## design/flow/run.sh

```bash
#!/bin/bash
# the make line also repeats each setting of config.mk as NAME=value (left out here)
make -C /OpenROAD-flow-scripts/flow DESIGN_CONFIG=/design/flow/config.mk WORK_HOME=/design/flow/orfs CLKGATE_MAP_FILE= finish
```

## design/flow/config.mk

```make
export PLATFORM = sky130hd
export DESIGN_NAME = Processor
export DESIGN_NICKNAME = Processor
export VERILOG_FILES = /design/flow/design.v
export SDC_FILE = /design/flow/constraint.sdc
export NUM_CORES = 4
export LEC_CHECK = 0
export ABC_AREA = 0
export CAP_MARGIN = 20
export CORE_MARGIN = 4
export CORE_UTILIZATION = 56
export CTS_CLUSTER_DIAMETER = 213
export MAX_ROUTING_LAYER = met4
export SETUP_SLACK_MARGIN = 0.41
export SLEW_MARGIN = 20
export TNS_END_PERCENT = 15
```

## design/flow/constraint.sdc

```tcl
create_clock -name core_clock -period 11.8 [get_ports {clk}]
set_input_delay 2.3600 -clock core_clock [delete_from_list [all_inputs] [get_ports {clk}]]
set_output_delay 2.3600 -clock core_clock [all_outputs]
set_load 0.01 [all_outputs]
```

## design/flow/design.v

```verilog
module ComplexALU(
    input wire [31:0] operand1,
    input wire [31:0] operand2,
    input wire [3:0] opcode,
    output reg [31:0] result
);
always @(*) begin
    case(opcode)
        4'b0000: begin 
            result[31:16] = operand1[31:16] + operand2[31:16];
            result[15:0] = operand1[15:0] + operand2[15:0];
        end
        4'b0001: begin 
            result[31:16] = operand1[31:16] - operand2[31:16];
            result[15:0] = operand1[15:0] - operand2[15:0];
        end
        4'b0010: begin  
            result[31:16] = (operand1[31:16] * operand2[31:16]) - (operand1[15:0] * operand2[15:0]);
            result[15:0] = (operand1[31:16] * operand2[15:0]) + (operand1[15:0] *operand2[31:16]);
        end
        default:  
            result = 32'h0;
    endcase
end
endmodule
module RegisterFile(
    input wire clk,
    input wire rst,
    input wire [4:0] read_addr1,
    input wire [4:0] read_addr2,
    input wire [4:0] write_addr,
    input wire write_enable,
    input wire [31:0] write_data,
    output reg [31:0] read_data1,
    output reg [31:0] read_data2
);
reg [31:0] registers [15:0];
integer i;
always @(*) begin
	read_data1 = registers[read_addr1[3:0]];
    read_data2 = registers[read_addr2[3:0]];
end
always @(posedge clk) begin
    if (rst) begin
        for (i = 0; i < 16; i = i + 1)
            registers[i] <= 32'h0;
        registers[0] <= 32'h00010002;  
        registers[1] <= 32'h00030004;  
    end
	else if (write_enable) begin
        registers[write_addr[3:0]] <= write_data;
    end
end
endmodule
module Processor(
    input wire clk,
    input wire rst,
    input wire [15:0] instruction,
    output reg [4:0] pc,
    output wire [31:0] result,
    output wire [31:0] data_1,
    output wire [31:0] data_2
);
RegisterFile reg_file_inst(
    .clk(clk),
    .rst(rst),
    .read_addr1({1'b0, instruction[11:8]}),
    .read_addr2({1'b0, instruction[7:4]}),
    .write_addr({1'b0, instruction[3:0]}),
    .write_enable(1'b1),
    .write_data(result),
    .read_data1(data_1),
    .read_data2(data_2)
);
ComplexALU alu(
    .operand1(data_1),
    .operand2(data_2),
    .opcode(instruction[15:12]),
    .result(result)
);
always @(posedge clk) begin
    if (rst)
        pc <= 5'd0;
    else
        pc <= pc + 1;
end
endmodule
```

==> results of run 1 <==
## metrics by stage
step | setup slack [ps]
finish | -1010
global route | -1280
CTS | -961
detailed placement | -1520
global placement | -1490
floorplan | -540
## metal layers
metal  part of all wire (%)  vias to the layer above  track usage [%]  routed length [µm]
li1                       -                    14439                -                   -
met1                     34                    17636             51.6               58500
met2                     48                     2580             68.6               81500
met3                     11                      695             7.87               18300
met4                    7.4                        0             25.3               12700
met5                      0                        -                -                   0
## timing repair
item,in CTS,in global routing
pin swaps,98,59
gates resized,147,61
buffers inserted,63,17
cloned,3,0
endpoints found under the setup margin,23,25
## layout make-up
cell class / count / share of cell area, %
antenna: 7 / 0.0320
clock buffer: 52 / 2.11
sequential: 517 / 28.3
timing repair buffer: 847 / 14.7
multi-input combinational: 2596 / 48.1
inverter: 561 / 3.86
clock inverter: 29 / 0.544
tap: 1040 / 2.38
==> impl_metrics.json, run 1 <==
{
  "postSynthSeqShare_pct": 35.0,
  "core_um2": 77800,
  "portBuffers": 118,
  "crit_end": "result[15]",
  "layout_setup_ws_ps": -1010,
  "ys_chip_area_um2": 44200,
  "worst-path-buf-inv": 12,
  "worstMarginPinSlew_ps": 1240,
  "areaGrowthSynthToFinish_pct": 23.8,
  "grtUsageTotal_pct": 43.0,
  "crit_top_cell": "fa_1",
  "cts-buffers-inserted": 44,
  "finish.utilization_pct": 70.3,
  "status": "finished with violations",
  "syn_inst": 3930,
  "fin_nets": 5178,
  "design.die.area_um2": 83500,
  "logic_area_um2": 26300,
  "period_used_pct": 109,
  "synth-adder-area-share_pct": 23.1,
  "r2r_slack_ps": 3270,
  "skew_ps": 34.0,
  "synthesis.nets": 4541,
  "placedCellCount": 5478,
  "ys.flops": 517,
  "min_path_cells": 1,
  "die_w_um": 289,
  "yosys-top-cells-count": "nor2_1, inv_1, edfxtp_1, fa_1, mux4_2",
  "crit_required_ps": 9440,
  "ctsHoldBuffers": 0,
  "die_y_um": 289,
  "grt_overflow_total": 0,
  "slowest_delay_ps": 570,
  "grt_pass1_wl_um": 249000,
  "final_cell_area_um2": 54700,
  "synthFlopType": "edfxtp_1",
  "first_pass_iters": 8,
  "slowest_stage": "fa_1",
  "max_cap_violations": 0,
  "synth_top_area_share_pct": 34.8,
  "worst_setup_path_end_kind": "output port",
  "first_iter_violations": 4355,
  "cts_root_buf": "clkbuf_16",
  "yosysCellCount": 3930,
  "crit_fanout": 5,
  "min_to": "pc[0]$_SDFF_PP0_",
  "yosysWarningCount": 3,
  "grt_setup_unrepaired": "yes",
  "gp_congestion": 1.04,
  "drt-total-wl_um": 171000,
  "clkLatencyLatePin_ps": 580,
  "top_cells_by_area": "edfxtp_1, fa_1, mux4_2, nor2_1, ha_1",
  "stdcell_count": 5649,
  "finalHoldViolCount": 0,
  "r2r-start": "reg_file_inst.registers[7][7]$_SDFFCE_PN0P_",
  "most_common_cell": "nor2_1",
  "drcViolationCount": 0,
  "cp.arrival_ps": 10450,
  "worstHoldPathType": "register to register",
  "warnings": 31,
  "vias_per_cell": 6.26,
  "path_class": "primary input to output port",
  "grt_pass1_vias": 37432,
  "fill_cells": 5644,
  "ant_nets": 0,
  "wl_per_cell_um": 30.3,
  "ys_sh_aoi_pct": 5.20,
  "antenna_found_initial": 5,
  "setup_viol": 18,
  "critPathLaunchType": "primary input",
  "cp.depth": 33,
  "vias": 35350,
  "tns_ps": -12260,
  "relSlewSlack_pct": 17.3,
  "r2r_end": "reg_file_inst.registers[5][12]$_SDFFCE_PN0P_",
  "yosysTopAreaCell": "edfxtp_1",
  "cts_tree": "done",
  "floorplan.core_util_pct": 56.8,
  "avgSynthCellArea_um2": 11.2,
  "r2r_cells": 37,
  "synth.logic.top_family": "adder cells",
  "hp-start": "pc[0]$_SDFF_PP0_",
  "fin_crit_ps": 12810,
  "slew_viol_final": 0,
  "seq_area_um2": 15500,
  "mux_area_share_pct": 14.3,
  "dpl.hpwl_um": 124000,
  "cpLargestDelayFamily": "adder cells",
  "cts.sinks": 517,
  "ios": 119,
  "hold_slack_ps": 480,
  "cts-htree-levels": 2,
  "synth-edff-count": 512,
  "placed_cell_area_um2": 51600,
  "synth.distinct_cells": 72,
  "synth_xor_xnor_area_share_pct": 3.91,
  "clk_path_buf_depth": 3,
  "path_clk_slew_ps": 70,
  "async_flop_share_pct": 0,
  "syn-cell-area_um2": 44200,
  "crit_start": "instruction[8]",
  "ys_sh_simple_pct": 10.9,
  "std_cell_rows": 102,
  "failed_checks": "setup timing",
  "grt_max_degree": 33,
  "max_freq_mhz": 78.0
}
==> run 2, diff against run 1 <==
CORE_MARGIN = 2   (was 4)
CORE_UTILIZATION = 65   (was 56)
clock period = 12.8 ns   (was 11.8 ns; I/O delays follow)
==> impl_metrics.json, run 2 <==
{
  "ys_sh_simple_pct": 10.9,
  "yosysTopAreaCell": "edfxtp_1",
  "die_y_um": 265,
  "ys_chip_area_um2": 44200,
  "synthesis.nets": 4541,
  "core_um2": 67300,
  "async_flop_share_pct": 0,
  "clk_path_buf_depth": 3,
  "avgSynthCellArea_um2": 11.2,
  "stop_stage": "global routing (5_1_grt)",
  "most_common_cell": "nor2_1",
  "ios": 119,
  "yosys-top-cells-count": "nor2_1, inv_1, edfxtp_1, fa_1, mux4_2",
  "dpl.hpwl_um": 130000,
  "postSynthSeqShare_pct": 35.0,
  "top_cells_by_area": "edfxtp_1, fa_1, mux4_2, nor2_1, ha_1",
  "status": "did not finish",
  "yosysCellCount": 3930,
  "portBuffers": 118,
  "mux_area_share_pct": 14.3,
  "synthFlopType": "edfxtp_1",
  "die_w_um": 265,
  "syn_inst": 3930,
  "synth_top_area_share_pct": 34.8,
  "cts-buffers-inserted": 43,
  "ys_sh_aoi_pct": 5.20,
  "floorplan.core_util_pct": 65.7,
  "syn-cell-area_um2": 44200,
  "std_cell_rows": 95,
  "design.die.area_um2": 70100,
  "synth-adder-area-share_pct": 23.1,
  "cts-htree-levels": 2,
  "synth_xor_xnor_area_share_pct": 3.91,
  "dp_slack_ps": -1110,
  "yosysWarningCount": 3,
  "ys.flops": 517,
  "cts.sinks": 517,
  "gp_congestion": 1.10,
  "synth.distinct_cells": 72,
  "synth-edff-count": 512,
  "synth.logic.top_family": "adder cells",
  "cts_root_buf": "clkbuf_16"
}
[run 2: repair_timing]
action / CTS
hold buffers: 0
gates resized: 153
cloned: 1
pin swaps: 60
setup endpoints to repair: 20
setup buffers: 56
[run 2: through the flow]
step	hold WS [ps]	cells	area, µm²
floorplan	469	3930	44500
global placement	441	5283	51300
detailed placement	476	5283	51300
CTS	524	5416	53600
==> run 3, diff against run 2 <==
ABC_AREA = not set   (was 0)
CORE_UTILIZATION = 56   (was 65)
CTS_CLUSTER_DIAMETER = not set   (was 213)
MAX_ROUTING_LAYER = not set   (was met4)
SETUP_SLACK_MARGIN = 2.53   (was 0.41)
TNS_END_PERCENT = 5   (was 15)
clock period = 18.2 ns   (was 12.8 ns; I/O delays follow)
==> impl_metrics.json, run 3 <==
{
  "yosysWarningCount": 3,
  "vias": 33952,
  "crit_end": "result[29]",
  "postSynthSeqShare_pct": 35.0,
  "synth-edff-count": 512,
  "drt-total-wl_um": 170000,
  "floorplan.core_util_pct": 56.2,
  "dp_slack_ps": 1070,
  "grt_overflow_total": 0,
  "crit_fanout": 25,
  "first_pass_iters": 6,
  "relSlewSlack_pct": 18.5,
  "tns_ps": 0,
  "areaGrowthSynthToFinish_pct": 15.5,
  "std_cell_rows": 103,
  "r2r-start": "reg_file_inst.registers[7][17]$_SDFFCE_PN0P_",
  "ios": 119,
  "ys.flops": 517,
  "syn_inst": 3930,
  "ant_nets": 0,
  "die_y_um": 285,
  "cp.arrival_ps": 11910,
  "mux_area_share_pct": 14.3,
  "avgSynthCellArea_um2": 11.2,
  "grt_pass1_wl_um": 240000,
  "cp.depth": 33,
  "async_flop_share_pct": 0,
  "die_w_um": 285,
  "crit_required_ps": 14560,
  "dpl.hpwl_um": 111000,
  "cts-buffers-inserted": 46,
  "min_path_cells": 1,
  "vias_per_cell": 6.46,
  "cpLargestDelayFamily": "adder cells",
  "crit_top_cell": "fa_1",
  "core_um2": 78600,
  "drcViolationCount": 0,
  "slew_viol_final": 0,
  "worstHoldPathType": "register to register",
  "synth.logic.top_family": "adder cells",
  "cts-htree-levels": 2,
  "synth.distinct_cells": 72,
  "max_freq_mhz": 64.3,
  "period_used_pct": 85.4,
  "status": "complete, no violations",
  "grt_max_degree": 57,
  "fin_crit_ps": 15550,
  "cts_root_buf": "clkbuf_16",
  "syn-cell-area_um2": 44200,
  "gp_congestion": 1.01,
  "hold_slack_ps": 469,
  "hp-start": "pc[0]$_SDFF_PP0_",
  "grt_setup_unrepaired": "yes",
  "ys_sh_simple_pct": 10.9,
  "ys_sh_aoi_pct": 5.20,
  "r2r_slack_ps": 9350,
  "layout_setup_ws_ps": 2650,
  "slowest_delay_ps": 570,
  "r2r_cells": 32,
  "synthFlopType": "edfxtp_1",
  "grt_pass1_vias": 35073,
  "synth_xor_xnor_area_share_pct": 3.91,
  "critPathLaunchType": "primary input",
  "synth-adder-area-share_pct": 23.1,
  "grtUsageTotal_pct": 41.6,
  "yosysTopAreaCell": "edfxtp_1",
  "first_iter_violations": 4201,
  "yosys-top-cells-count": "nor2_1, inv_1, edfxtp_1, fa_1, mux4_2",
  "min_to": "pc[0]$_SDFF_PP0_",
  "clk_path_buf_depth": 3,
  "synth_top_area_share_pct": 34.8,
  "r2r_end": "reg_file_inst.registers[10][31]$_SDFFCE_PN0P_",
  "warnings": 30,
  "finalHoldViolCount": 0,
  "worst_setup_path_end_kind": "output port",
  "synthesis.nets": 4541,
  "design.die.area_um2": 81200,
  "path_clk_slew_ps": 60,
  "cts_tree": "done",
  "ys_chip_area_um2": 44200,
  "portBuffers": 118,
  "setup_viol": 0,
  "worstMarginPinSlew_ps": 1220,
  "yosysCellCount": 3930,
  "max_cap_violations": 0,
  "top_cells_by_area": "edfxtp_1, fa_1, mux4_2, nor2_1, ha_1",
  "path_class": "primary input to output port",
  "crit_start": "instruction[8]",
  "most_common_cell": "nor2_1",
  "wl_per_cell_um": 32.3,
  "slowest_stage": "fa_1",
  "clkLatencyLatePin_ps": 590,
  "antenna_found_initial": 2,
  "skew_ps": 26.0,
  "cts.sinks": 517,
  "fin_nets": 4782,
  "worst-path-buf-inv": 9
}
## run 3: routing by layer
metal / track usage (%) / share of wire (%) / vias up / wire length, µm
li1: - / - / 13635 / -
met1: 52.5 / 34 / 17283 / 58400
met2: 66.7 / 47 / 2486 / 79900
met3: 9.85 / 12 / 546 / 21000
met4: 22.8 / 6.2 / 2 / 10500
met5: 0 / 0.010 / - / 17
## run 3: what timing repair did
| action | in CTS | in global routing |
|---|---|---|
| pin swaps | 24 | 23 |
| gates cloned | 5 | 7 |
| hold buffers | 0 | 0 |
| setup endpoints to repair | 19 | 11 |
| gates resized | 128 | 75 |
| buffers inserted | 97 | 62 |
## run 3: final cells by class
cell class	count	area, µm²
diodes	1	2.50
clock buffers	54	1200
clock inverters	29	313
fillers	6165	27500
inverters	561	2160
multi-input cells	2597	26000
flip-flops and latches	517	15500
well taps	1050	1310
repair buffers	448	4630
## run 3: metrics by stage
step                utilization [%]  cell area, µm²  instances
floorplan                         -           44200       3930
global placement               59.7           46900       5001
detailed placement             59.7           47000       5002
CTS                            63.6           50000       5187
global route                   65.0           51100       5256
finish                         65.0           51100       5257
==> run 4, diff against run 3 <==
CORE_UTILIZATION = 65   (was 56)
MAX_ROUTING_LAYER = met4   (was not set)
SETUP_SLACK_MARGIN = -0.88   (was 2.53)
TNS_END_PERCENT = not set   (was 5)
clock period = 11.5 ns   (was 18.2 ns; I/O delays follow)
==> impl_metrics.json, run 4 <==
{
  "yosysCellCount": 3930,
  "synth-edff-count": 512,
  "top_cells_by_area": "edfxtp_1, fa_1, mux4_2, nor2_1, ha_1",
  "die_w_um": 265,
  "ctsHoldBuffers": 0,
  "status": "did not finish",
  "ys_sh_aoi_pct": 5.20,
  "cts-buffers-inserted": 42,
  "avgSynthCellArea_um2": 11.2,
  "grtUsageTotal_pct": 77.6,
  "most_common_cell": "nor2_1",
  "placedCellCount": 5298,
  "synthFlopType": "edfxtp_1",
  "synth.distinct_cells": 72,
  "die_y_um": 265,
  "synthesis.nets": 4541,
  "synth-adder-area-share_pct": 23.1,
  "synth.logic.top_family": "adder cells",
  "ys_chip_area_um2": 44200,
  "error_line": "[ERROR GRT-0232] Routing congestion too high. Check the congestion heatmap in the GUI.",
  "cts-htree-levels": 2,
  "gp_congestion": 1.11,
  "ys.flops": 517,
  "portBuffers": 118,
  "mux_area_share_pct": 14.3,
  "clk_path_buf_depth": 3,
  "yosysWarningCount": 3,
  "syn-cell-area_um2": 44200,
  "async_flop_share_pct": 0,
  "syn_inst": 3930,
  "yosys-top-cells-count": "nor2_1, inv_1, edfxtp_1, fa_1, mux4_2",
  "core_um2": 67300,
  "synth_xor_xnor_area_share_pct": 3.91,
  "synth_top_area_share_pct": 34.8,
  "stop_stage": "global routing (5_1_grt)",
  "cts.sinks": 517,
  "yosysTopAreaCell": "edfxtp_1",
  "cts_root_buf": "clkbuf_16",
  "design.die.area_um2": 70100,
  "grt_overflow_total": 7,
  "postSynthSeqShare_pct": 35.0,
  "ys_sh_simple_pct": 10.9,
  "floorplan.core_util_pct": 65.7,
  "dpl.hpwl_um": 134000,
  "ios": 119,
  "std_cell_rows": 95
}
run 4: what timing repair did:
action	CTS
cloned	4
setup endpoints to repair	16
setup buffers	28
gates resized	70
pin swaps	32
run 4: through the flow:
stage / setup slack [ps] / TNS [ps] / instance area (µm²)
2_1_floorplan: -926 / -10500 / 44300
3_3_place_gp: -1780 / -21510 / 51400
3_5_place_dp: -1860 / -24710 / 51400
4_1_cts: -1400 / -17530 / 53200
run 4: layer usage:
layer | GRT overflow | track usage, %
met1 | 0 | 77.0
met2 | 3 | 89.6
met3 | 1 | 67.6
met4 | 3 | 69.6
met5 | - | -
==> run 5, diff against run 4 <==
CORE_ASPECT_RATIO = 0.6   (was not set)
CORE_UTILIZATION = 32   (was 65)
CTS_CLUSTER_DIAMETER = 50   (was not set)
MAX_ROUTING_LAYER = not set   (was met4)
PLACE_DENSITY = 0.8   (was not set)
SETUP_SLACK_MARGIN = 4.12   (was -0.88)
TNS_END_PERCENT = 85   (was not set)
clock period = 19.3 ns   (was 11.5 ns; I/O delays follow)
==> impl_metrics.json, run 5 <==
{
  "syn-cell-area_um2": 44200,
  "cpLargestDelayFamily": "adder cells",
  "skew_ps": 57.6,
  "design.die.area_um2": 141000,
  "yosysWarningCount": 3,
  "std_cell_rows": 105,
  "yosysCellCount": 3930,
  "ys.flops": 517,
  "drt-total-wl_um": 186000,
  "synth.logic.top_family": "adder cells",
  "ant_nets": 0,
  "fill_cells": 12379,
  "cts_root_buf": "clkbuf_16",
  "top_cells_by_area": "edfxtp_1, fa_1, mux4_2, nor2_1, ha_1",
  "grt_busiest_layer": "met2",
  "warnings": 31,
  "fin_crit_ps": 15940,
  "vias": 37262,
  "die_w_um": 484,
  "most_common_cell": "nor2_1",
  "ys_sh_aoi_pct": 5.20,
  "max_freq_mhz": 62.7,
  "path_clk_slew_ps": 60,
  "cp.arrival_ps": 12080,
  "cts_tree": "done",
  "synth_top_area_share_pct": 34.8,
  "worstMarginPinSlew_ps": 1180,
  "synthFlopType": "edfxtp_1",
  "clk_path_buf_depth": 3,
  "crit_fanout": 8,
  "drcViolationCount": 0,
  "postSynthSeqShare_pct": 35.0,
  "fin_nets": 4913,
  "worst_setup_path_end_kind": "output port",
  "setup_viol": 0,
  "mux_area_share_pct": 14.3,
  "avgSynthCellArea_um2": 11.2,
  "portBuffers": 118,
  "grt_util_met3_pct": 16.8,
  "worst-path-buf-inv": 13,
  "clkLatencyLatePin_ps": 640,
  "gp_congestion": 1.03,
  "path_class": "primary input to output port",
  "yosys-top-cells-count": "nor2_1, inv_1, edfxtp_1, fa_1, mux4_2",
  "slew_viol_final": 0,
  "grt_pass1_vias": 37340,
  "die_y_um": 292,
  "ios": 119,
  "synth-edff-count": 512,
  "met1_usage_pct": 32.0,
  "crit_top_cell": "fa_1",
  "r2r_cells": 35,
  "synth_xor_xnor_area_share_pct": 3.91,
  "critPathLaunchType": "primary input",
  "cp.depth": 35,
  "status": "complete, no violations",
  "r2r_slack_ps": 10470,
  "core_um2": 137000,
  "crit_end": "result[31]",
  "hp-start": "pc[0]$_SDFF_PP0_",
  "worstHoldPathType": "register to register",
  "r2r_end": "reg_file_inst.registers[8][31]$_SDFFCE_PN0P_",
  "ys_sh_simple_pct": 10.9,
  "layout_setup_ws_ps": 3360,
  "grt_setup_unrepaired": "yes",
  "grt_pass1_wl_um": 263000,
  "cts-buffers-inserted": 46,
  "vias_per_cell": 6.05,
  "r2r-start": "reg_file_inst.registers[7][18]$_SDFFCE_PN0P_",
  "crit_required_ps": 15440,
  "async_flop_share_pct": 0,
  "first_iter_violations": 8091,
  "syn_inst": 3930,
  "period_used_pct": 82.6,
  "finalHoldViolCount": 0,
  "synth-adder-area-share_pct": 23.1,
  "max_cap_violations": 0,
  "ctsHoldBuffers": 0,
  "cts.sinks": 517,
  "min_path_cells": 1,
  "wl_per_cell_um": 30.2,
  "relSlewSlack_pct": 20.9,
  "cts-htree-levels": 2,
  "ys_chip_area_um2": 44200,
  "antenna_found_initial": 11,
  "slowest_stage": "fa_1",
  "floorplan.core_util_pct": 32.3,
  "grtUsageMet2_pct": 33.6,
  "yosysTopAreaCell": "edfxtp_1",
  "areaGrowthSynthToFinish_pct": 22.8,
  "dpl.hpwl_um": 117000,
  "dp_slack_ps": 1300,
  "first_pass_iters": 10,
  "min_to": "pc[0]$_SDFF_PP0_",
  "synth.distinct_cells": 72,
  "grt_max_degree": 38,
  "crit_start": "instruction[8]",
  "tns_ps": 0,
  "synthesis.nets": 4541,
  "grt_overflow_total": 0,
  "slowest_delay_ps": 540,
  "grtUsageTotal_pct": 25.8
}
==> run 5: final cells by class <==
| class | instances | area (µm²) | area share [%] |
|---|---|---|---|
| Tap cell | 1819 | 2280 | 4.19 |
| Inverter | 561 | 2250 | 4.14 |
| Clock inverter | 31 | 317 | 0.583 |
| Multi-Input combinational cell | 2597 | 26500 | 48.7 |
| Sequential cell | 517 | 15500 | 28.5 |
| Timing Repair Buffer | 579 | 6350 | 11.7 |
| Antenna cell | 4 | 10.0 | 0.0184 |
| Clock buffer | 53 | 1180 | 2.17 |
==> run 5: metrics by stage <==
| step | area, µm² | std cells | utilization, % | hold slack [ps] |
|---|---|---|---|---|
| after floorplan | 44500 | 3930 | - | 469 |
| after global placement | 47800 | 5746 | 34.9 | 445 |
| after detailed placement | 47800 | 5746 | 34.9 | 460 |
| after CTS | 53800 | 6127 | 39.3 | 475 |
| after global routing | 54300 | 6158 | 39.7 | 490 |
| final | 54300 | 6161 | 39.7 | 466 |
==> run 5: routing by layer <==
layer  wire (µm)  vias to the layer above
met5         613                        -
met4       13400                       30
met3       40800                     1075
met2       70300                     4246
met1       61100                    17985
li1            -                    13926
==> run 5: repair_timing <==
item                                    in CTS  in global routing
endpoints found under the setup margin      26                 19
setup buffers                              273                 30
pin swaps                                  148                 50
gates cloned                                24                  0
gates resized                              366                 70
==> run 6, diff against run 5 <==
ABC_AREA = 1   (was not set)
CAP_MARGIN = 15   (was 20)
CELL_PAD_IN_SITES_GLOBAL_PLACEMENT = 1   (was not set)
CORE_ASPECT_RATIO = not set   (was 0.6)
CORE_MARGIN = 10   (was 2)
CORE_UTILIZATION = 71   (was 32)
CTS_CLUSTER_DIAMETER = 372   (was 50)
CTS_CLUSTER_SIZE = 68   (was not set)
MAX_ROUTING_LAYER = met4   (was not set)
PLACE_DENSITY = not set   (was 0.8)
SETUP_SLACK_MARGIN = 5.0   (was 4.12)
SLEW_MARGIN = 15   (was 20)
TNS_END_PERCENT = not set   (was 85)
clock period = 25.0 ns   (was 19.3 ns; I/O delays follow)
==> impl_metrics.json, run 6 <==
{
  "status": "did not finish",
  "stop_stage": "global placement without I/O (3_1_place_gp_skip_io)",
  "error_line": "[ERROR GPL-0301] Utilization 107.370 % exceeds 100%.",
  "yosysWarningCount": 3,
  "mux_area_share_pct": 0,
  "ys.flops": 517,
  "most_common_cell": "nand2_1",
  "syn_inst": 6362,
  "synth-adder-area-share_pct": 20.8,
  "syn-cell-area_um2": 49100,
  "std_cell_rows": 96,
  "die_w_um": 283,
  "synth.distinct_cells": 50,
  "yosysCellCount": 6362,
  "synth.logic.top_family": "simple AND/OR/NAND/NOR gates",
  "async_flop_share_pct": 0,
  "top_cells_by_area": "edfxtp_1, fa_1, nand2_1, inv_1, nand3_1",
  "yosysTopAreaCell": "edfxtp_1",
  "ys_chip_area_um2": 49100,
  "ys_sh_aoi_pct": 7.10,
  "synth_top_area_share_pct": 31.3,
  "ys_sh_simple_pct": 24.9,
  "yosys-top-cells-count": "nand2_1, inv_1, nand3_1, nor2_1, edfxtp_1",
  "die_y_um": 283,
  "synth_xor_xnor_area_share_pct": 1.62,
  "design.die.area_um2": 80100,
  "synth-edff-count": 512,
  "avgSynthCellArea_um2": 7.72,
  "floorplan.core_util_pct": 71.6,
  "core_um2": 68600,
  "synthFlopType": "edfxtp_1",
  "postSynthSeqShare_pct": 31.5,
  "synthesis.nets": 6973
}
==> run 7, diff against run 6 <==
ABC_AREA = not set   (was 1)
CAP_MARGIN = 20   (was 15)
CELL_PAD_IN_SITES_GLOBAL_PLACEMENT = not set   (was 1)
CORE_MARGIN = 2   (was 10)
CORE_UTILIZATION = 59   (was 71)
CTS_CLUSTER_DIAMETER = not set   (was 372)
CTS_CLUSTER_SIZE = not set   (was 68)
MAX_ROUTING_LAYER = not set   (was met4)
SETUP_SLACK_MARGIN = 4.83   (was 5.0)
SLEW_MARGIN = 20   (was 15)
clock period = 17.9 ns   (was 25.0 ns; I/O delays follow)
==> impl_metrics.json, run 7 <==
{
  "cts_tree": "done",
  "r2r_cells": 28,
  "slowest_delay_ps": 590,
  "cpLargestDelayFamily": "adder cells",
  "max_cap_violations": 0,
  "synthesis.nets": 4541,
  "r2r-start": "reg_file_inst.registers[10][20]$_SDFFCE_PN0P_",
  "ios": 119,
  "async_flop_share_pct": 0,
  "gp_congestion": 0.999,
  "vias": 35286,
  "grt_overflow_total": 0,
  "relSlewSlack_pct": 26.3,
  "yosysWarningCount": 3,
  "period_used_pct": 86.4,
  "slowest_stage": "fa_1",
  "worstHoldPathType": "register to register",
  "antenna_found_initial": 7,
  "worstMarginPinSlew_ps": 1110,
  "setup_viol": 0,
  "crit_required_ps": 14320,
  "crit_fanout": 8,
  "portBuffers": 118,
  "fin_nets": 4922,
  "status": "complete, no violations",
  "warnings": 33,
  "worst_setup_path_end_kind": "output port",
  "grtUsageTotal_pct": 44.6,
  "ys_chip_area_um2": 44200,
  "std_cell_rows": 100,
  "grt_pass1_wl_um": 244000,
  "slew_viol_final": 0,
  "die_y_um": 278,
  "ant_nets": 0,
  "cts-buffers-inserted": 47,
  "hp-start": "pc[0]$_SDFF_PP0_",
  "synth.logic.top_family": "adder cells",
  "wl_per_cell_um": 32.5,
  "worst-path-buf-inv": 8,
  "r2r_end": "reg_file_inst.registers[14][15]$_SDFFCE_PN0P_",
  "clk_path_buf_depth": 3,
  "skew_ps": 21.5,
  "min_path_cells": 1,
  "final_cell_area_um2": 53900,
  "syn_inst": 3930,
  "avgSynthCellArea_um2": 11.2,
  "clkLatencyLatePin_ps": 580,
  "grt_setup_unrepaired": "yes",
  "finalHoldViolCount": 0,
  "synthFlopType": "edfxtp_1",
  "synth-edff-count": 512,
  "cp.arrival_ps": 11880,
  "synth.distinct_cells": 72,
  "synth_xor_xnor_area_share_pct": 3.91,
  "dpl.hpwl_um": 106000,
  "r2r_slack_ps": 9110,
  "grt_max_degree": 33,
  "top_cells_by_area": "edfxtp_1, fa_1, mux4_2, nor2_1, ha_1",
  "first_pass_iters": 6,
  "ctsHoldBuffers": 0,
  "ys_sh_aoi_pct": 5.20,
  "design.die.area_um2": 77100,
  "synth_top_area_share_pct": 34.8,
  "grt_pass1_vias": 36180,
  "cp.depth": 30,
  "ys_sh_simple_pct": 10.9,
  "crit_end": "result[15]",
  "path_class": "primary input to output port",
  "postSynthSeqShare_pct": 35.0,
  "placed_cell_area_um2": 46900,
  "fin_crit_ps": 15460,
  "mux_area_share_pct": 14.3,
  "vias_per_cell": 6.63,
  "critPathLaunchType": "primary input",
  "yosysCellCount": 3930,
  "crit_start": "instruction[4]",
  "path_clk_slew_ps": 60,
  "drcViolationCount": 0,
  "cts.sinks": 517,
  "yosysTopAreaCell": "edfxtp_1",
  "cts_root_buf": "clkbuf_16",
  "cts-htree-levels": 2,
  "most_common_cell": "nor2_1",
  "min_to": "pc[0]$_SDFF_PP0_",
  "die_w_um": 278,
  "tns_ps": 0,
  "drt-total-wl_um": 173000,
  "core_um2": 74300,
  "yosys-top-cells-count": "nor2_1, inv_1, edfxtp_1, fa_1, mux4_2",
  "synth-adder-area-share_pct": 23.1,
  "floorplan.core_util_pct": 59.5,
  "first_iter_violations": 5293,
  "areaGrowthSynthToFinish_pct": 22.0,
  "syn-cell-area_um2": 44200,
  "ys.flops": 517,
  "max_freq_mhz": 64.7
}
run 7: cell type report:
type / instances / area (µm²)
diodes: 5 / 12.5
multi-input cells: 2597 / 26900
repair buffers: 587 / 6500
fillers: 5182 / 20400
well taps: 969 / 1210
flip-flops and latches: 517 / 15500
inverters: 561 / 2230
clock inverters: 29 / 334
clock buffers: 56 / 1250
run 7: timing repair:
| item | in CTS | in global routing |
|---|---|---|
| hold endpoints to repair | 0 | 0 |
| resized | 408 | 169 |
| gates cloned | 22 | 7 |
| pin swaps | 144 | 173 |
| setup buffers | 213 | 83 |
| setup endpoints to repair | 29 | 26 |
run 7: per-layer routing:
layer  part of all wire (%)  vias to the layer above  global-route usage [%]
met5                  0.027                        -                       0
met4                    8.2                        6                    29.3
met3                     13                      785                    10.5
met2                     46                     2974                    70.8
met1                     32                    17585                    55.1
li1                       -                    13936                       -
run 7: through the flow:
stage                     worst slack [ps]  hold WS (ps)  cells  utilization [%]
after global placement                 848           445   4906             63.2
after detailed placement               764           462   4906             63.2
after global routing                  2290           511   5316             72.6
final                                 2440           476   5321             72.6
after CTS                             2430           476   5226             70.6
after floorplan                       3130           469   3930                -
==> run 8, diff against run 7 <==
ABC_AREA = 1   (was not set)
CELL_PAD_IN_SITES_GLOBAL_PLACEMENT = 1   (was not set)
CORE_MARGIN = 4   (was 2)
CORE_UTILIZATION = 41   (was 59)
CTS_CLUSTER_DIAMETER = 213   (was not set)
CTS_CLUSTER_SIZE = 21   (was not set)
GPL_ROUTABILITY_DRIVEN = 0   (was not set)
HOLD_SLACK_MARGIN = 0.05   (was not set)
MAX_ROUTING_LAYER = met4   (was not set)
PLACE_DENSITY_LB_ADDON = 0.28   (was not set)
SETUP_SLACK_MARGIN = 2.81   (was 4.83)
TNS_END_PERCENT = 15   (was not set)
clock period = 28.1 ns   (was 17.9 ns; I/O delays follow)
==> impl_metrics.json, run 8 <==
{
  "status": "complete, no violations",
  "setup_viol": 0,
  "cts_root_buf": "clkbuf_16",
  "die_y_um": 354,
  "period_used_pct": 76.2,
  "grtUsageTotal_pct": 29.9,
  "grt_setup_unrepaired": "no",
  "r2r_slack_ps": 19160,
  "synth-edff-count": 512,
  "areaGrowthSynthToFinish_pct": 5.62,
  "synthFlopType": "edfxtp_1",
  "grt_max_degree": 188,
  "design.die.area_um2": 125000,
  "layout_setup_ws_ps": 6700,
  "ctsHoldBuffers": 0,
  "r2r_cells": 34,
  "dpl.hpwl_um": 114000,
  "synth_xor_xnor_area_share_pct": 1.62,
  "die_w_um": 354,
  "std_cell_rows": 126,
  "ys_sh_simple_pct": 24.9,
  "final_cell_area_um2": 51900,
  "clk_path_buf_depth": 3,
  "cts.sinks": 517,
  "path_class": "primary input to output port",
  "r2r_end": "reg_file_inst.registers[7][14]$_SDFFCE_PN0P_",
  "finalHoldViolCount": 0,
  "syn-cell-area_um2": 49100,
  "vias": 42651,
  "cts_setup_buffers": 0,
  "crit_required_ps": 22480,
  "grt_pass1_wl_um": 273000,
  "ys.flops": 517,
  "antenna_found_initial": 12,
  "synth.distinct_cells": 50,
  "relSlewSlack_pct": 22.8,
  "yosysWarningCount": 3,
  "synth_top_area_share_pct": 31.3,
  "skew_ps": 39.2,
  "slew_viol_final": 0,
  "min_to": "pc[0]$_SDFF_PP0_",
  "ant_nets": 0,
  "yosysTopAreaCell": "edfxtp_1",
  "placed_cell_area_um2": 51100,
  "fin_nets": 6790,
  "synth.logic.top_family": "simple AND/OR/NAND/NOR gates",
  "min_path_cells": 1,
  "vias_per_cell": 5.47,
  "wl_per_cell_um": 23.9,
  "core_um2": 119000,
  "crit_start": "instruction[4]",
  "slowest_stage": "clkinv_2",
  "cp.arrival_ps": 15780,
  "yosys-top-cells-count": "nand2_1, inv_1, nand3_1, nor2_1, edfxtp_1",
  "ys_chip_area_um2": 49100,
  "hp-start": "pc[0]$_SDFF_PP0_",
  "worst_setup_path_end_kind": "output port",
  "tns_ps": 0,
  "r2r-start": "reg_file_inst.registers[1][2]$_SDFFCE_PN1P_",
  "synth-adder-area-share_pct": 20.8,
  "avgSynthCellArea_um2": 7.72,
  "max_freq_mhz": 46.7,
  "clkLatencyLatePin_ps": 650,
  "crit_top_cell": "fa_1",
  "cts-buffers-inserted": 28,
  "drt-total-wl_um": 187000,
  "yosysCellCount": 6362,
  "worstMarginPinSlew_ps": 1160,
  "most_common_cell": "nand2_1",
  "portBuffers": 118,
  "cpLargestDelayFamily": "adder cells",
  "path_clk_slew_ps": 80,
  "worst-path-buf-inv": 10,
  "fin_crit_ps": 21400,
  "first_pass_iters": 7,
  "cp.depth": 37,
  "postSynthSeqShare_pct": 31.5,
  "grt_pass1_vias": 41133,
  "finish.utilization_pct": 43.8,
  "cts-htree-levels": 1,
  "grt_overflow_total": 0,
  "slowest_delay_ps": 840,
  "ys_sh_aoi_pct": 7.10,
  "synthesis.nets": 6973,
  "cts_tree": "done",
  "drcViolationCount": 0,
  "max_cap_violations": 0,
  "critPathLaunchType": "primary input",
  "crit_end": "result[30]",
  "top_cells_by_area": "edfxtp_1, fa_1, nand2_1, inv_1, nand3_1",
  "crit_fanout": 117,
  "first_iter_violations": 5113,
  "warnings": 43,
  "worstHoldPathType": "register to register",
  "hold_slack_ps": 473,
  "async_flop_share_pct": 0,
  "syn_inst": 6362,
  "dp_slack_ps": 6880,
  "floorplan.core_util_pct": 41.4,
  "cts_resized": 0,
  "ios": 119,
  "mux_area_share_pct": 0
}
==> run 8: final cells by class <==
| class | instances | area [µm²] |
|---|---|---|
| fillers | 12025 | 66700 |
| multi-input cells | 4164 | 27100 |
| flip-flops and latches | 517 | 15500 |
| inverters | 1278 | 4800 |
| well taps | 1600 | 2000 |
| repair buffers | 190 | 1750 |
| clock buffers | 38 | 738 |
| clock inverters | 2 | 25.0 |
| diodes | 6 | 15.0 |
==> run 8: per-stage QoR <==
| stage | cells |
|---|---|
| after detailed placement | 7749 |
| after CTS | 7789 |
| final | 7795 |
| after floorplan | 6362 |
| after global placement | 7748 |
| after global routing | 7792 |
==> run 8: per-layer routing <==
metal	GRT usage, %	vias to the layer above	routed length, µm
li1	-	19359	-
met1	39.9	20790	76300
met2	48.4	2142	86700
met3	4.04	360	18100
met4	7.87	0	5500
met5	-	-	0
==> run 9, diff against run 8 <==
CELL_PAD_IN_SITES_GLOBAL_PLACEMENT = not set   (was 1)
CORE_MARGIN = 6   (was 4)
CORE_UTILIZATION = 32   (was 41)
CTS_CLUSTER_DIAMETER = not set   (was 213)
CTS_CLUSTER_SIZE = not set   (was 21)
GPL_ROUTABILITY_DRIVEN = not set   (was 0)
HOLD_SLACK_MARGIN = not set   (was 0.05)
MAX_ROUTING_LAYER = not set   (was met4)
PLACE_DENSITY_LB_ADDON = not set   (was 0.28)
SETUP_SLACK_MARGIN = 4.21   (was 2.81)
TNS_END_PERCENT = 75   (was 15)
clock period = 25.0 ns   (was 28.1 ns; I/O delays follow)
==> impl_metrics.json, run 9 <==
{
  "cts-htree-levels": 2,
  "path_class": "primary input to output port",
  "floorplan.core_util_pct": 32.3,
  "slowest_delay_ps": 720,
  "hold_slack_ps": 463,
  "crit_end": "result[14]",
  "r2r-start": "reg_file_inst.registers[9][23]$_SDFFCE_PN0P_",
  "synth.distinct_cells": 50,
  "grtUsageTotal_pct": 21.5,
  "worst-path-buf-inv": 10,
  "cts_root_buf": "clkbuf_16",
  "tns_ps": 0,
  "yosysWarningCount": 3,
  "clkLatencyLatePin_ps": 650,
  "max_cap_violations": 0,
  "cpLargestDelayFamily": "adder cells",
  "postSynthSeqShare_pct": 31.5,
  "clk_path_buf_depth": 3,
  "dpl.hpwl_um": 111000,
  "avgSynthCellArea_um2": 7.72,
  "grt_pass1_vias": 42111,
  "synth-adder-area-share_pct": 20.8,
  "worstHoldPathType": "register to register",
  "cts_resized": 0,
  "min_path_cells": 1,
  "placedCellCount": 8191,
  "ys_sh_aoi_pct": 7.10,
  "portBuffers": 118,
  "first_pass_iters": 6,
  "relSlewSlack_pct": 23.3,
  "yosys-top-cells-count": "nand2_1, inv_1, nand3_1, nor2_1, edfxtp_1",
  "cp.depth": 36,
  "ys_sh_simple_pct": 24.9,
  "status": "complete, no violations",
  "core_um2": 152000,
  "syn-cell-area_um2": 49100,
  "fin_crit_ps": 20150,
  "stdcell_count": 8298,
  "period_used_pct": 80.6,
  "synth_top_area_share_pct": 31.3,
  "ctsHoldBuffers": 0,
  "yosysCellCount": 6362,
  "slew_viol_final": 0,
  "worst_setup_path_end_kind": "output port",
  "synth.logic.top_family": "simple AND/OR/NAND/NOR gates",
  "areaGrowthSynthToFinish_pct": 8.71,
  "min_to": "pc[0]$_SDFF_PP0_",
  "skew_ps": 31.9,
  "grt_overflow_total": 0,
  "vias_per_cell": 5.27,
  "std_cell_rows": 143,
  "wl_per_cell_um": 22.0,
  "warnings": 31,
  "path_clk_slew_ps": 50,
  "crit_start": "instruction[4]",
  "grt_pass1_wl_um": 266000,
  "first_iter_violations": 5319,
  "ys_chip_area_um2": 49100,
  "most_common_cell": "nand2_1",
  "ant_nets": 0,
  "ios": 119,
  "fin_nets": 6829,
  "crit_fanout": 105,
  "gp_congestion": 0.856,
  "design.die.area_um2": 163000,
  "cts_tree": "done",
  "r2r_slack_ps": 16160,
  "syn_inst": 6362,
  "finalHoldViolCount": 0,
  "slowest_stage": "buf_4",
  "ys.flops": 517,
  "async_flop_share_pct": 0,
  "hp-start": "pc[0]$_SDFF_PP0_",
  "antenna_found_initial": 11,
  "synth_xor_xnor_area_share_pct": 1.62,
  "cts-buffers-inserted": 55,
  "crit_top_cell": "fa_1",
  "drcViolationCount": 0,
  "yosysTopAreaCell": "edfxtp_1",
  "synth-edff-count": 512,
  "fill_cells": 15815,
  "synthFlopType": "edfxtp_1",
  "grt_max_degree": 106,
  "cts_setup_buffers": 0,
  "die_w_um": 404,
  "r2r_end": "reg_file_inst.registers[0][14]$_SDFFCE_PN0P_",
  "die_y_um": 404,
  "crit_required_ps": 20000,
  "worstMarginPinSlew_ps": 1150,
  "vias": 43689,
  "cts.sinks": 517,
  "grt_setup_unrepaired": "no",
  "r2r_cells": 35,
  "top_cells_by_area": "edfxtp_1, fa_1, nand2_1, inv_1, nand3_1",
  "setup_viol": 0,
  "cp.arrival_ps": 15150,
  "drt-total-wl_um": 183000,
  "max_freq_mhz": 49.6,
  "mux_area_share_pct": 0,
  "synthesis.nets": 6973,
  "critPathLaunchType": "primary input"
}
[run 9: layout make-up]
cell class / instances / area, µm² / area share, %
diodes: 3 / 7.51 / 0.0141
clock buffers: 72 / 1440 / 2.70
clock inverters: 32 / 333 / 0.623
inverters: 1278 / 4800 / 9.00
multi-input cells: 4164 / 27000 / 50.6
flip-flops and latches: 517 / 15500 / 29.0
well taps: 2030 / 2540 / 4.76
repair buffers: 202 / 1800 / 3.38
[run 9: through the flow]
step / area [µm²] / utilization (%) / setup slack [ps]
3_5_place_dp: 51600 / 33.9 / 5020
3_3_place_gp: 51600 / 33.9 / 4970
6_report: 53400 / 35.1 / 4850
5_1_grt: 53400 / 35.1 / 4300
4_1_cts: 53400 / 35.1 / 4970
2_1_floorplan: 49100 / - / 7830
[run 9: layer usage]
layer	wire (µm)	vias up	GRT usage, %
li1	-	19502	-
met1	71600	20935	28.6
met2	80400	2691	34.1
met3	21100	555	4.26
met4	9670	6	9.43
met5	33	-	0
==> run 10, diff against run 9 <==
ABC_AREA = not set   (was 1)
CORE_MARGIN = 2   (was 6)
CORE_UTILIZATION = 64   (was 32)
SETUP_SLACK_MARGIN = -1.15   (was 4.21)
TNS_END_PERCENT = not set   (was 75)
clock period = 11.5 ns   (was 25.0 ns; I/O delays follow)
==> impl_metrics.json, run 10 <==
{
  "r2r_slack_ps": 2640,
  "status": "finished with violations",
  "layout_setup_ws_ps": -1290,
  "synth_top_area_share_pct": 34.8,
  "ys_sh_simple_pct": 10.9,
  "syn_inst": 3930,
  "dpl.hpwl_um": 123000,
  "design.die.area_um2": 71200,
  "slowest_delay_ps": 590,
  "min_path_cells": 1,
  "worst-path-buf-inv": 9,
  "stdcell_count": 5391,
  "vias_per_cell": 6.99,
  "synth-adder-area-share_pct": 23.1,
  "top_cells_by_area": "edfxtp_1, fa_1, mux4_2, nor2_1, ha_1",
  "most_common_cell": "nor2_1",
  "final_cell_area_um2": 53200,
  "yosys-top-cells-count": "nor2_1, inv_1, edfxtp_1, fa_1, mux4_2",
  "postSynthSeqShare_pct": 35.0,
  "crit_required_ps": 9200,
  "cts_tree": "done",
  "r2r_cells": 34,
  "hold_slack_ps": 480,
  "placedCellCount": 5279,
  "die_y_um": 267,
  "failed_checks": "setup timing",
  "period_used_pct": 111,
  "relSlewSlack_pct": 18.6,
  "tns_ps": -17630,
  "gp_congestion": 1.08,
  "path_class": "primary input to output port",
  "warnings": 33,
  "clkLatencyLatePin_ps": 600,
  "grt_pass1_wl_um": 260000,
  "avgSynthCellArea_um2": 11.2,
  "crit_fanout": 12,
  "cts.sinks": 517,
  "synth_xor_xnor_area_share_pct": 3.91,
  "finish.utilization_pct": 77.7,
  "floorplan.core_util_pct": 64.6,
  "clk_path_buf_depth": 3,
  "ys_chip_area_um2": 44200,
  "syn-cell-area_um2": 44200,
  "cp.arrival_ps": 10490,
  "cp.depth": 30,
  "async_flop_share_pct": 0,
  "r2r-start": "reg_file_inst.registers[1][17]$_SDFFCE_PN1P_",
  "yosysWarningCount": 3,
  "first_pass_iters": 12,
  "ant_nets": 0,
  "ys.flops": 517,
  "synth.logic.top_family": "adder cells",
  "fin_nets": 5081,
  "drt-total-wl_um": 185000,
  "std_cell_rows": 96,
  "grt_pass1_vias": 39110,
  "crit_start": "instruction[8]",
  "crit_top_cell": "fa_1",
  "slew_viol_final": 0,
  "die_w_um": 267,
  "yosysTopAreaCell": "edfxtp_1",
  "cts-htree-levels": 2,
  "max_freq_mhz": 78.2,
  "cpLargestDelayFamily": "adder cells",
  "slowest_stage": "mux4_2",
  "hp-start": "pc[0]$_SDFF_PP0_",
  "portBuffers": 118,
  "areaGrowthSynthToFinish_pct": 20.3,
  "first_iter_violations": 6315,
  "max_cap_violations": 0,
  "grt_max_degree": 33,
  "placed_cell_area_um2": 51000,
  "core_um2": 68500,
  "grtUsageTotal_pct": 51.8,
  "grt_overflow_total": 0,
  "r2r_end": "reg_file_inst.registers[1][31]$_SDFFCE_PN0P_",
  "synth-edff-count": 512,
  "critPathLaunchType": "primary input",
  "grt_setup_unrepaired": "yes",
  "worst_setup_path_end_kind": "output port",
  "crit_end": "result[15]",
  "min_to": "pc[0]$_SDFF_PP0_",
  "worstMarginPinSlew_ps": 1220,
  "synthFlopType": "edfxtp_1",
  "cts-buffers-inserted": 43,
  "skew_ps": 28.6,
  "path_clk_slew_ps": 70,
  "antenna_found_initial": 11,
  "synth.distinct_cells": 72,
  "worstHoldPathType": "register to register",
  "drcViolationCount": 0,
  "ios": 119,
  "synthesis.nets": 4541,
  "yosysCellCount": 3930,
  "setup_viol": 21,
  "cts_root_buf": "clkbuf_16",
  "finalHoldViolCount": 0,
  "dp_slack_ps": -1770,
  "ys_sh_aoi_pct": 5.20,
  "vias": 37699,
  "fin_crit_ps": 12790,
  "wl_per_cell_um": 34.2,
  "mux_area_share_pct": 14.3
}
[run 10: what timing repair did]
action | in CTS | in global routing
hold endpoints to repair | 0 | 0
endpoints found under the setup margin | 11 | 14
gates resized | 46 | 65
buffers inserted | 16 | 43
hold buffers | 0 | 0
gates cloned | 5 | 5
pin swaps | 21 | 36
[run 10: per-layer routing]
layer | vias to the layer above | global-route usage (%) | wire length, µm
met5 | - | 0.624 | 235
met4 | 16 | 40.0 | 19400
met3 | 1449 | 17.3 | 29000
met2 | 4001 | 78.3 | 79800
met1 | 17999 | 61.3 | 56100
li1 | 14234 | - | -
[run 10: layout make-up]
| class | count | area [µm²] |
|---|---|---|
| antenna | 5 | 12.5 |
| clock buffer | 48 | 1120 |
| clock inverter | 31 | 279 |
| fill | 4070 | 15300 |
| inverter | 561 | 2110 |
| multi-input combinational | 2596 | 26000 |
| sequential | 517 | 15500 |
| tap | 882 | 1100 |
| timing repair buffer | 751 | 7100 |
==> run 11, diff against run 10 <==
CAP_MARGIN = 0   (was 20)
CORE_UTILIZATION = 40   (was 64)
SETUP_SLACK_MARGIN = 5.0   (was -1.15)
SLEW_MARGIN = 0   (was 20)
clock period = 25.0 ns   (was 11.5 ns; I/O delays follow)
==> impl_metrics.json, run 11 <==
{
  "min_to": "pc[0]$_SDFF_PP0_",
  "worstMarginPinSlew_ps": 1220,
  "grt_max_degree": 71,
  "synth_xor_xnor_area_share_pct": 3.91,
  "cts-htree-levels": 2,
  "std_cell_rows": 121,
  "worstHoldPathType": "register to register",
  "portBuffers": 118,
  "slew_viol_final": 0,
  "worst-path-buf-inv": 8,
  "die_w_um": 336,
  "synthFlopType": "edfxtp_1",
  "cts.sinks": 517,
  "avgSynthCellArea_um2": 11.2,
  "relSlewSlack_pct": 18.4,
  "gp_congestion": 0.940,
  "cts-buffers-inserted": 50,
  "r2r_end": "reg_file_inst.registers[9][15]$_SDFFCE_PN0P_",
  "synth_top_area_share_pct": 34.8,
  "ys.flops": 517,
  "crit_start": "instruction[10]",
  "synth-edff-count": 512,
  "ant_nets": 0,
  "syn_inst": 3930,
  "ios": 119,
  "synthesis.nets": 4541,
  "first_iter_violations": 4256,
  "most_common_cell": "nor2_1",
  "finalHoldViolCount": 0,
  "path_class": "primary input to output port",
  "yosysCellCount": 3930,
  "antenna_found_initial": 1,
  "first_pass_iters": 6,
  "core_um2": 109000,
  "grtUsageTotal_pct": 28.3,
  "crit_required_ps": 20000,
  "crit_fanout": 20,
  "status": "complete, no violations",
  "period_used_pct": 79.3,
  "dpl.hpwl_um": 102000,
  "vias": 32482,
  "cp.depth": 30,
  "min_path_cells": 1,
  "drcViolationCount": 0,
  "synth.distinct_cells": 72,
  "cpLargestDelayFamily": "adder cells",
  "syn-cell-area_um2": 44200,
  "skew_ps": 15.4,
  "ys_chip_area_um2": 44200,
  "grt_setup_unrepaired": "no",
  "yosys-top-cells-count": "nor2_1, inv_1, edfxtp_1, fa_1, mux4_2",
  "yosysTopAreaCell": "edfxtp_1",
  "ys_sh_aoi_pct": 5.20,
  "grt_overflow_total": 0,
  "fin_nets": 4582,
  "top_cells_by_area": "edfxtp_1, fa_1, mux4_2, nor2_1, ha_1",
  "crit_end": "result[15]",
  "cts_root_buf": "clkbuf_16",
  "cp.arrival_ps": 14820,
  "synth.logic.top_family": "adder cells",
  "postSynthSeqShare_pct": 35.0,
  "dp_slack_ps": 4600,
  "r2r-start": "reg_file_inst.registers[10][3]$_SDFFCE_PN0P_",
  "worst_setup_path_end_kind": "output port",
  "areaGrowthSynthToFinish_pct": 11.2,
  "tns_ps": 0,
  "critPathLaunchType": "primary input",
  "crit_top_cell": "fa_1",
  "setup_viol": 0,
  "vias_per_cell": 5.92,
  "async_flop_share_pct": 0,
  "grt_pass1_wl_um": 231000,
  "slowest_stage": "nand2_1",
  "grt_pass1_vias": 33033,
  "floorplan.core_util_pct": 40.4,
  "ctsHoldBuffers": 0,
  "hp-start": "pc[0]$_SDFF_PP0_",
  "ys_sh_simple_pct": 10.9,
  "slowest_delay_ps": 720,
  "drt-total-wl_um": 159000,
  "cts_tree": "done",
  "design.die.area_um2": 113000,
  "fill_cells": 10207,
  "wl_per_cell_um": 29.1,
  "clk_path_buf_depth": 3,
  "clkLatencyLatePin_ps": 580,
  "layout_setup_ws_ps": 5180,
  "synth-adder-area-share_pct": 23.1,
  "yosysWarningCount": 3,
  "die_y_um": 336,
  "path_clk_slew_ps": 60,
  "max_freq_mhz": 50.4,
  "warnings": 29,
  "fin_crit_ps": 19820,
  "mux_area_share_pct": 14.3,
  "max_cap_violations": 0,
  "r2r_cells": 31,
  "r2r_slack_ps": 15750
}
[run 11: layout make-up]
class	count	area, µm²	area share [%]
multi-input cells	2596	25700	52.3
flip-flops and latches	517	15500	31.5
repair buffers	245	2280	4.65
inverters	561	2130	4.33
well taps	1476	1850	3.76
clock buffers	66	1390	2.82
clock inverters	26	320	0.652
diodes	2	5.00	0.0102
[run 11: what timing repair did]
item                                    in CTS  in global routing
hold endpoints to repair                     0                  0
pin swaps                                    0                  2
endpoints found under the setup margin       3                  6
setup buffers                                4                 11
cloned                                       1                  1
gates resized                                5                 20
[run 11: metal layers]
metal | vias to the layer above | global-route usage (%) | part of all wire (%)
met4 | 0 | 10.7 | 4.5
met5 | - | 0 | 0
met2 | 2213 | 44.4 | 45
li1 | 13247 | - | -
met1 | 16596 | 38.5 | 38
met3 | 426 | 6.37 | 13
[run 11: per-stage QoR]
stage	utilization, %	instance area (µm²)	hold WS, ps	instances
after floorplan	-	44200	469	3930
after global placement	43.1	47100	446	5378
after detailed placement	43.1	47100	457	5378
after CTS	44.8	48900	471	5475
after global routing	45.0	49100	528	5487
final	45.0	49100	469	5489
==> run 12, diff against run 11 <==
ABC_AREA = 1   (was not set)
CAP_MARGIN = 15   (was 0)
CELL_PAD_IN_SITES_GLOBAL_PLACEMENT = 3   (was not set)
CORE_MARGIN = 10   (was 2)
CORE_UTILIZATION = 71   (was 40)
CTS_CLUSTER_DIAMETER = 267   (was not set)
CTS_CLUSTER_SIZE = 51   (was not set)
GPL_TIMING_DRIVEN = 0   (was not set)
MAX_ROUTING_LAYER = met5   (was not set)
SLEW_MARGIN = 15   (was 0)
==> impl_metrics.json, run 12 <==
{
  "mux_area_share_pct": 0,
  "most_common_cell": "nand2_1",
  "postSynthSeqShare_pct": 31.5,
  "yosysCellCount": 6362,
  "avgSynthCellArea_um2": 7.72,
  "yosysWarningCount": 3,
  "top_cells_by_area": "edfxtp_1, fa_1, nand2_1, inv_1, nand3_1",
  "die_w_um": 283,
  "syn-cell-area_um2": 49100,
  "status": "did not finish",
  "syn_inst": 6362,
  "yosys-top-cells-count": "nand2_1, inv_1, nand3_1, nor2_1, edfxtp_1",
  "synth-edff-count": 512,
  "synth.distinct_cells": 50,
  "ys_sh_aoi_pct": 7.10,
  "design.die.area_um2": 80100,
  "async_flop_share_pct": 0,
  "core_um2": 68600,
  "ys.flops": 517,
  "synth-adder-area-share_pct": 20.8,
  "floorplan.core_util_pct": 71.6,
  "synth_xor_xnor_area_share_pct": 1.62,
  "yosysTopAreaCell": "edfxtp_1",
  "die_y_um": 283,
  "error_line": "[ERROR GPL-0301] Utilization 158.855 % exceeds 100%.",
  "stop_stage": "global placement without I/O (3_1_place_gp_skip_io)",
  "synthFlopType": "edfxtp_1",
  "ys_chip_area_um2": 49100,
  "synth_top_area_share_pct": 31.3,
  "ys_sh_simple_pct": 24.9,
  "std_cell_rows": 96,
  "synth.logic.top_family": "simple AND/OR/NAND/NOR gates",
  "synthesis.nets": 6973
}
==> run 13, diff against run 12 <==
ABC_AREA = 0   (was 1)
CAP_MARGIN = 20   (was 15)
CELL_PAD_IN_SITES_GLOBAL_PLACEMENT = not set   (was 3)
CORE_MARGIN = 4   (was 10)
CORE_UTILIZATION = 65   (was 71)
CTS_CLUSTER_DIAMETER = 359   (was 267)
CTS_CLUSTER_SIZE = not set   (was 51)
GPL_TIMING_DRIVEN = not set   (was 0)
MAX_ROUTING_LAYER = met4   (was met5)
SETUP_SLACK_MARGIN = -0.8   (was 5.0)
SLEW_MARGIN = 20   (was 15)
TNS_END_PERCENT = 15   (was not set)
clock period = 11.8 ns   (was 25.0 ns; I/O delays follow)
==> impl_metrics.json, run 13 <==
{
  "r2r_end": "reg_file_inst.registers[4][15]$_SDFFCE_PN0P_",
  "grt_pass1_vias": 39559,
  "synthFlopType": "edfxtp_1",
  "cts-buffers-inserted": 44,
  "crit_top_cell": "fa_1",
  "final_cell_area_um2": 52600,
  "r2r-start": "reg_file_inst.registers[3][19]$_SDFFCE_PN0P_",
  "grt_pass1_wl_um": 258000,
  "wl_met1_um": 54500,
  "cts-htree-levels": 2,
  "ys_sh_simple_pct": 10.9,
  "most_common_cell": "nor2_1",
  "max_cap_violations": 0,
  "critPathLaunchType": "primary input",
  "die_w_um": 269,
  "cp.arrival_ps": 10580,
  "yosysTopAreaCell": "edfxtp_1",
  "cpLargestDelayFamily": "adder cells",
  "layout_setup_ws_ps": -1140,
  "design.die.area_um2": 72300,
  "max_freq_mhz": 77.3,
  "period_used_pct": 110,
  "top_cells_by_area": "edfxtp_1, fa_1, mux4_2, nor2_1, ha_1",
  "synth-adder-area-share_pct": 23.1,
  "warnings": 33,
  "worstMarginPinSlew_ps": 1230,
  "areaGrowthSynthToFinish_pct": 19.1,
  "relSlewSlack_pct": 18.0,
  "ant_nets": 0,
  "yosysWarningCount": 3,
  "ctsHoldBuffers": 0,
  "async_flop_share_pct": 0,
  "ios": 119,
  "wl_met2_um": 79400,
  "floorplan.core_util_pct": 65.7,
  "grtUsageTotal_pct": 52.0,
  "clk_path_buf_depth": 3,
  "synth-edff-count": 512,
  "core_um2": 67300,
  "crit_fanout": 12,
  "synth.distinct_cells": 72,
  "avgSynthCellArea_um2": 11.2,
  "min_to": "pc[0]$_SDFF_PP0_",
  "synth.logic.top_family": "adder cells",
  "slowest_delay_ps": 580,
  "grt_setup_unrepaired": "yes",
  "grt_overflow_total": 0,
  "std_cell_rows": 95,
  "highest_layer": "met4",
  "postSynthSeqShare_pct": 35.0,
  "hp-start": "pc[0]$_SDFF_PP0_",
  "grt_max_degree": 33,
  "slowest_stage": "fa_1",
  "clkLatencyLatePin_ps": 590,
  "r2r_cells": 32,
  "skew_ps": 25.7,
  "syn-cell-area_um2": 44200,
  "ys_chip_area_um2": 44200,
  "gp_congestion": 1.13,
  "first_pass_iters": 10,
  "setup_viol": 20,
  "yosys-top-cells-count": "nor2_1, inv_1, edfxtp_1, fa_1, mux4_2",
  "dr_wl_met3_um": 27500,
  "ys.flops": 517,
  "slew_viol_final": 0,
  "tns_ps": -13810,
  "dpl.hpwl_um": 126000,
  "yosysCellCount": 3930,
  "first_iter_violations": 6557,
  "failed_checks": "setup timing",
  "ys_sh_aoi_pct": 5.20,
  "mux_area_share_pct": 14.3,
  "synthesis.nets": 4541,
  "cp.depth": 32,
  "crit_start": "instruction[8]",
  "path_class": "primary input to output port",
  "portBuffers": 118,
  "cts.sinks": 517,
  "drt-total-wl_um": 182000,
  "vias_per_cell": 7.05,
  "crit_end": "result[15]",
  "worst-path-buf-inv": 11,
  "syn_inst": 3930,
  "path_clk_slew_ps": 60,
  "cts_root_buf": "clkbuf_16",
  "drcViolationCount": 0,
  "finalHoldViolCount": 0,
  "status": "finished with violations",
  "synth_xor_xnor_area_share_pct": 3.91,
  "die_y_um": 269,
  "cts_tree": "done",
  "synth_top_area_share_pct": 34.8,
  "placed_cell_area_um2": 50700,
  "worst_setup_path_end_kind": "output port",
  "crit_required_ps": 9440,
  "fin_crit_ps": 12940,
  "antenna_found_initial": 6,
  "wl_per_cell_um": 34.0,
  "worstHoldPathType": "register to register",
  "r2r_slack_ps": 2820,
  "fin_nets": 5060,
  "vias": 37766,
  "min_path_cells": 1
}
## run 13: final cells by class
cell class / instances / area [µm²]
inverters: 561 / 2120
clock inverters: 20 / 226
flip-flops and latches: 517 / 15500
well taps: 873 / 1090
diodes: 7 / 17.5
clock buffers: 57 / 1170
repair buffers: 729 / 6610
multi-input cells: 2596 / 25900
fillers: 3914 / 14600
## run 13: stage by stage
stage / hold WS [ps] / cells / utilization, % / setup slack (ps)
after floorplan: 469 / 3930 / - / -805
after global placement: 439 / 5260 / 75.3 / -1720
after detailed placement: 450 / 5260 / 75.3 / -1870
after CTS: 465 / 5348 / 78.0 / -1260
after global routing: 482 / 5359 / 78.3 / -1340
final: 462 / 5360 / 78.3 / -1140
## run 13: metal layers
layer,up-vias,track usage (%)
li1,14193,-
met1,17916,58.6
met2,4111,77.0
met3,1546,16.4
met4,0,41.3
met5,-,-
## run 13: repair_timing
item	in CTS	in global routing
pin swaps	29	27
gates cloned	1	7
gates resized	57	56
endpoints found under the setup margin	15	16
setup buffers	22	13
